job 101:
==> flow/design.v (excerpt) <==
module wallace_mul(input [15:0] a, input [15:0] b, output [32:0] out, input clk);
wire [30:0] m[0:15];
reg [30:0] m15_1,m15_2,m15_3;
reg [30:0] u[14:0];
reg [31:0] v[14:0];
reg [31:0] v10_1,v12_2,v12_1;
reg [31:0] temp;
reg [31:0] temp_v;
genvar q,k,i,j;
assign m[0] = b[0] == 0 ? 31'b0 : {15'b0,a};
assign m[1] = b[1] == 0 ? 31'b0 : {14'b0,a,1'b0};
assign m[2] = b[2] == 0 ? 31'b0 : {13'b0,a,2'b0};
assign m[3] = b[3] == 0 ? 31'b0 : {12'b0,a,3'b0};
assign m[4] = b[4] == 0 ? 31'b0 : {11'b0,a,4'b0};
assign m[5] = b[5] == 0 ? 31'b0 : {10'b0,a,5'b0};
assign m[6] = b[6] == 0 ? 31'b0 : {9'b0,a,6'b0};
assign m[7] = b[7] == 0 ? 31'b0 : {8'b0,a,7'b0};
assign m[8] = b[8] == 0 ? 31'b0 : {7'b0,a,8'b0};
assign m[9] = b[9] == 0 ? 31'b0 : {6'b0,a,9'b0};
assign m[10] = b[10] == 0 ? 31'b0 : {5'b0,a,10'b0};
assign m[11] = b[11] == 0 ? 31'b0 : {4'b0,a,11'b0};
assign m[12] = b[12] == 0 ? 31'b0 : {3'b0,a,12'b0};
assign m[13] = b[13] == 0 ? 31'b0 : {2'b0,a,13'b0};
assign m[14] = b[14] == 0 ? 31'b0 : {1'b0,a,14'b0};
assign m[15] = b[15] == 0 ? 31'b0 : {a,15'b0};
generate    for(q=0; q<=14; q=q+1) begin
                  always @ ( posedge clk )
                        v[q][0] <= 0;
            end
endgenerate
generate    for(k=0; k<=12; k=k+3) begin
                  for(q=0; q<=30; q=q+1) begin
                  always @ ( posedge clk ) begin
                        u[k][q] <= m[k][q] ^ m[k+1][q] ^ m[k+2][q];
                        v[k][q+1] <= m[k][q] && m[k+1][q] || m[k+2][q] && ( m[k][q] || m[k+1][q] );
                  end
                  end
            end
            always @ ( posedge clk )
                  m15_1 <= m[15];
            for(q=0; q<=30; q=q+1) begin
            always @ ( posedge clk ) begin
                        u[1][q] <= u[0][q] ^ v[0][q] ^ u[3][q];
                        v[1][q+1] <= u[0][q] && v[0][q] || u[3][q] && ( u[0][q] || v[0][q] );
            end
            end
            for(q=0; q<=30; q=q+1) begin
            always @ ( posedge clk ) begin
                        u[2][q] <= u[6][q] ^ v[6][q] ^ v[3][q];
                        v[2][q+1] <= u[6][q] && v[6][q] || v[3][q] && ( u[6][q] || v[6][q] );
            end
            end
            for(q=0; q<=30; q=q+1) begin
            always @ ( posedge clk ) begin
                  u[4][q] <= u[9][q] ^ v[9][q] ^ u[12][q];
  ...
For scale: roughly 720 flip-flops, roughly 66 I/O pins, about 0.024 mm^2 of cells after synthesis.
export LEC_CHECK = 0
export CAP_MARGIN = 20
export CORE_ASPECT_RATIO = 0.73
export CORE_MARGIN = 2
export CORE_UTILIZATION = 28
export GPL_ROUTABILITY_DRIVEN = 0
export GPL_TIMING_DRIVEN = 1
export MIN_ROUTING_LAYER = met1
export PLACE_DENSITY_LB_ADDON = 0.19
export SETUP_SLACK_MARGIN = 1.34
export SLEW_MARGIN = 25
create_clock -name core_clock -period 4.55 [get_ports {clk}]
run.sh (not shown) runs the stock make flow with config.mk's settings and CLKGATE_MAP_FILE=.
Job 101 reached the final stage; the timing, design-rule and antenna checks on its layout passed.
> inputs changed (job 101 -> job 102)
# job 101
export LEC_CHECK = 0
export CAP_MARGIN = 20
export CORE_ASPECT_RATIO = 0.73
export CORE_MARGIN = 2
export CORE_UTILIZATION = 28
export GPL_ROUTABILITY_DRIVEN = 0
export GPL_TIMING_DRIVEN = 1
export MIN_ROUTING_LAYER = met1
export PLACE_DENSITY_LB_ADDON = 0.19
export SETUP_SLACK_MARGIN = 1.34
export SLEW_MARGIN = 25
create_clock -name core_clock -period 4.55 [get_ports {clk}]
# job 102
export LEC_CHECK = 0
export ABC_AREA = 1
export CAP_MARGIN = 20
export CORE_MARGIN = 2
export CORE_UTILIZATION = 57
export PLACE_DENSITY_LB_ADDON = 0.11
export SETUP_SLACK_MARGIN = 0.49
export SLEW_MARGIN = 20
create_clock -name core_clock -period 2.44 [get_ports {clk}]
Findings:
Measured against job 102, the number of global-route vias before repair of job 101 comes out at 0.869 times the reference value. As of job 102, count of inverters other than clock inverters in the layout had risen by more than 100% compared to job 101. Ran to the end and failed final checks on negative setup slack: job 102. Job 101 → job 102: transition time of the tightest slew-check pin now smaller; H-tree depth reported by CTS comparable; area reported by Yosys stat now larger. Non-clock buffer count, job 101 and job 102, higher one = job 102. Job 102 ended with more final area than job 101. Of the two values seen for cell with the biggest individual delay on the critical path, a221oi_4 was produced by job 101 and dfxtp_2 by job 102. Between job 101 and job 102, routed wire length is higher for job 101, job 102 comes in under that.
The following lists how job 103 was set up differently from job 102:
# job 102
export LEC_CHECK = 0
export ABC_AREA = 1
export CAP_MARGIN = 20
export CORE_MARGIN = 2
export CORE_UTILIZATION = 57
export PLACE_DENSITY_LB_ADDON = 0.11
export SETUP_SLACK_MARGIN = 0.49
export SLEW_MARGIN = 20
create_clock -name core_clock -period 2.44 [get_ports {clk}]
# job 103
export LEC_CHECK = 0
export CAP_MARGIN = 20
export CORE_MARGIN = 2
export CORE_UTILIZATION = 66
export MAX_ROUTING_LAYER = met4
export SETUP_SLACK_MARGIN = 0.49
export SLEW_MARGIN = 20
create_clock -name core_clock -period 4.13 [get_ports {clk}]
==> comparison <==
The flow did not stop early for job 103: all stages ran, and the layout cleared the timing, design-rule and antenna checks.
Run comparison: job 102 first element of the critical path temp[14]; job 103 first element of the critical path temp_v[12]
Net switching fraction of the power | job 103 below job 102
Relative to job 102, the fraction of standard cell area in multi-input logic of job 103 is higher by 2.5 points.
Number of buffers other than clock buffers in the final layout, job 102 and job 103, lower one = job 103.
Input-level comparison between job 104 and job 103:
# job 103
export LEC_CHECK = 0
export CAP_MARGIN = 20
export CORE_MARGIN = 2
export CORE_UTILIZATION = 66
export MAX_ROUTING_LAYER = met4
export SETUP_SLACK_MARGIN = 0.49
export SLEW_MARGIN = 20
create_clock -name core_clock -period 4.13 [get_ports {clk}]
# job 104
export LEC_CHECK = 0
export CAP_MARGIN = 20
export CORE_MARGIN = 2
export CORE_UTILIZATION = 40
export PLACE_DENSITY = 0.6
export SLEW_MARGIN = 20
create_clock -name core_clock -period 4.4 [get_ports {clk}]
### Flow results
The slowest stage cell on the critical path comes out clkdlybuf4s50_1 in one run and a221oi_4 in the other, namely in job 104 and job 103 respectively.
Job 104 finished all stages; the layout is clean.
Between job 103 and job 104, share of the clock period used by the worst path after layout increased.
Per the comparison of job 104 with job 103, global placement routability congestion went up, count of routing violations after the opening detailed-route iteration went up.
Setup changes, job 104 to job 105
# job 104
export LEC_CHECK = 0
export CAP_MARGIN = 20
export CORE_MARGIN = 2
export CORE_UTILIZATION = 40
export PLACE_DENSITY = 0.6
export SLEW_MARGIN = 20
create_clock -name core_clock -period 4.4 [get_ports {clk}]
# job 105
export LEC_CHECK = 0
export ABC_AREA = 0
export CAP_MARGIN = 35
export CORE_MARGIN = 2
export CORE_UTILIZATION = 17
export PLACE_DENSITY = 0.47
export SLEW_MARGIN = 20
create_clock -name core_clock -period 4.4 [get_ports {clk}]
[summary]
- Note that the number of fill cells in the layout recorded for job 105 amounts to 2.9 times the value seen in job 104.
- NOTE: core utilization in job 105 falls short of that of job 104
- When job 105 is measured against job 104, its buffer count excluding the clock tree in the final layout turns out 19% higher.
- The via count on job 105 is in line with that on job 104.
- The number of rows created at floorplan of job 105 exceeds that of job 104 by 54%.
- Clock period minus worst slack, job 104 and job 105: lower on job 105
- Compared with job 104, in job 105 fmax rose 1.9%; relative area change from synthesis to final layout now larger; synthesized-area fraction occupied by adder cells saw little to no change.
- Across both runs, count of clock-buffer cells in the layout was lower for job 105 than for job 104.
Power figures rest on the tool's default switching activity, not on a simulated workload.
